// radar
 module radar(  input clk, input rst, input echo, input [1:0] boton_cambiar_grados, output done, output trigger,
 output [15:0] distance, output PWM, input ultra);
Settings: LEC_CHECK=0, CAP_MARGIN=20, CELL_PAD_IN_SITES_GLOBAL_PLACEMENT=0, CORE_ASPECT_RATIO=0.5, CORE_MARGIN=2, CORE_UTILIZATION=72, CTS_CLUSTER_DIAMETER=57, CTS_CLUSTER_SIZE=93, GPL_ROUTABILITY_DRIVEN=1, PLACE_DENSITY_LB_ADDON=0.18, SETUP_SLACK_MARGIN=5.0, SLEW_MARGIN=20, TNS_END_PERCENT=25; clock period 39.6 ns.
run.sh (not shown) runs the stock make flow with config.mk's settings and CLKGATE_MAP_FILE=.
The baseline passed the timing, design-rule and antenna checks.
Change:
==> flow/config.mk (replaced) <==
export PLATFORM = sky130hd
export DESIGN_NAME = radar
export DESIGN_NICKNAME = radar
export VERILOG_FILES = /design/flow/design.v
export SDC_FILE = /design/flow/constraint.sdc
export NUM_CORES = 4
export LEC_CHECK = 0
export ABC_AREA = 1
export CAP_MARGIN = 20
export CELL_PAD_IN_SITES_GLOBAL_PLACEMENT = 0
export CORE_ASPECT_RATIO = 0.88
export CORE_MARGIN = 2
export CORE_UTILIZATION = 72
export CTS_CLUSTER_DIAMETER = 393
export GPL_ROUTABILITY_DRIVEN = 0
export PLACE_DENSITY_LB_ADDON = 0.01
export SLEW_MARGIN = 20
export TNS_END_PERCENT = 25
==> flow/constraint.sdc (replaced) <==
create_clock -name core_clock -period 15.5 [get_ports {clk}]
set_input_delay 3.1000 -clock core_clock [delete_from_list [all_inputs] [get_ports {clk}]]
set_output_delay 3.1000 -clock core_clock [all_outputs]
set_load 0.01 [all_outputs]
After rerunning:
- Now the flow did not get past global routing on GRT-0232
- die size went up by roughly a tenth
- synthesized cell count went up by well over a third
- synthesized area went up by roughly a tenth
Change:
==> flow/config.mk (replaced) <==
export PLATFORM = sky130hd
export DESIGN_NAME = radar
export DESIGN_NICKNAME = radar
export VERILOG_FILES = /design/flow/design.v
export SDC_FILE = /design/flow/constraint.sdc
export NUM_CORES = 4
export LEC_CHECK = 0
export ABC_AREA = 1
export CAP_MARGIN = 20
export CORE_MARGIN = 2
export CORE_UTILIZATION = 72
export PLACE_DENSITY = 0.36
export SLEW_MARGIN = 20
export TNS_END_PERCENT = 15
==> flow/constraint.sdc (replaced) <==
create_clock -name core_clock -period 16.8 [get_ports {clk}]
set_input_delay 3.3600 -clock core_clock [delete_from_list [all_inputs] [get_ports {clk}]]
set_output_delay 3.3600 -clock core_clock [all_outputs]
set_load 0.01 [all_outputs]
Result: The changed run produced a clean layout; synthesized area stays the same; synthesized cell count is unchanged; die area is about the same.
Change:
--- a/flow/config.mk
+++ b/flow/config.mk
@@ -9,6 +9,4 @@
 export CAP_MARGIN = 20
 export CORE_MARGIN = 2
-export CORE_UTILIZATION = 72
-export PLACE_DENSITY = 0.36
+export CORE_UTILIZATION = 69
 export SLEW_MARGIN = 20
-export TNS_END_PERCENT = 15
==> flow/constraint.sdc (replaced) <==
create_clock -name core_clock -period 12.0 [get_ports {clk}]
set_input_delay 2.4000 -clock core_clock [delete_from_list [all_inputs] [get_ports {clk}]]
set_output_delay 2.4000 -clock core_clock [all_outputs]
set_load 0.01 [all_outputs]
After rerunning: Now the flow died in clock tree synthesis. Die area goes up by 4.2%. Synthesized cell count is unchanged. Synthesized area is unchanged.
Change:
--- a/flow/config.mk
+++ b/flow/config.mk
@@ -9,4 +9,8 @@
 export CAP_MARGIN = 20
 export CORE_MARGIN = 2
-export CORE_UTILIZATION = 69
+export CORE_UTILIZATION = 72
+export CTS_CLUSTER_SIZE = 15
+export HOLD_SLACK_MARGIN = 0.28
+export PLACE_DENSITY_LB_ADDON = 0.06
+export SETUP_SLACK_MARGIN = 0.35
 export SLEW_MARGIN = 20
What happened: Now the flow never finished: it broke off in detailed placement on DPL-0033. Area after synthesis does not change. Synthesized cell count is unchanged. Die area falls by 4.1%.

---

radar again, from the RTL that the note above started with.
Design radar, start of the top module:
 module radar(  input clk, input rst, input echo, input [1:0] boton_cambiar_grados, output done, output trigger,
 output [15:0] distance, output PWM, input ultra);
 servo   servo( .clk (clk), .rst(rst), .PWM(PWM), .boton_cambiar_grados(boton_cambiar_grados));
 ultrasonido1 ultrasonido2( .ultra(ultra), .clk(clk), .rst(rst),  .echo(echo), .done(done), .trigger(trigger),.distance(distance));
 endmodule
make LEC_CHECK=0 ABC_AREA=1 CAP_MARGIN=20 CORE_MARGIN=2 CORE_UTILIZATION=72 CTS_CLUSTER_SIZE=15 HOLD_SLACK_MARGIN=0.29 PLACE_DENSITY_LB_ADDON=0.06 SETUP_SLACK_MARGIN=3.41 SLEW_MARGIN=20 finish   # period 12.0 ns
The first run stopped in detailed placement (3_5_place_dp).
==> next run, changes <==
- ABC_AREA: 1 -> default
- CORE_UTILIZATION: 72 -> 43
- CTS_CLUSTER_SIZE: 15 -> default
- HOLD_SLACK_MARGIN: 0.29 -> default
- PLACE_DENSITY_LB_ADDON: 0.06 -> default
- SETUP_SLACK_MARGIN: 3.41 -> default
- clock period: 12.0 -> 23.5 ns (I/O delays scaled with it)
After rerunning: The changed run finished clean; synthesized cell count shrinks by 27%; synthesized area shrinks by 8.7%; die size grows by 52%.
==> next run, changes <==
- ABC_AREA: default -> 1
- CORE_UTILIZATION: 43 -> 72
- CTS_CLUSTER_SIZE: default -> 10
- PLACE_DENSITY_LB_ADDON: default -> 0.05
- TNS_END_PERCENT: default -> 15
- clock period: 23.5 -> 16.8 ns (I/O delays scaled with it)
Result: Maximum frequency grows by 37%; worst setup slack is worse by 0.79 ns; via count grows by 20%; global-route usage grows by 13 points; routed wire length grows by 2.7%; synthesized area grows by 9.6%; final area grows by 16%; die area shrinks by 34%; final cell count grows by 29%.
==> next run, changes <==
- CAP_MARGIN: 20 -> 40
- CTS_CLUSTER_SIZE: 10 -> 72
- PLACE_DENSITY_LB_ADDON: 0.05 -> 0.06
- TNS_END_PERCENT: 15 -> default
- clock period: 16.8 -> 12.0 ns (I/O delays scaled with it)
The changed run never finished: it broke off in detailed placement (3_5_place_dp), error DPL-0033.
Die area stays the same.
Area after synthesis stays the same.
Synthesized cell count is unchanged.
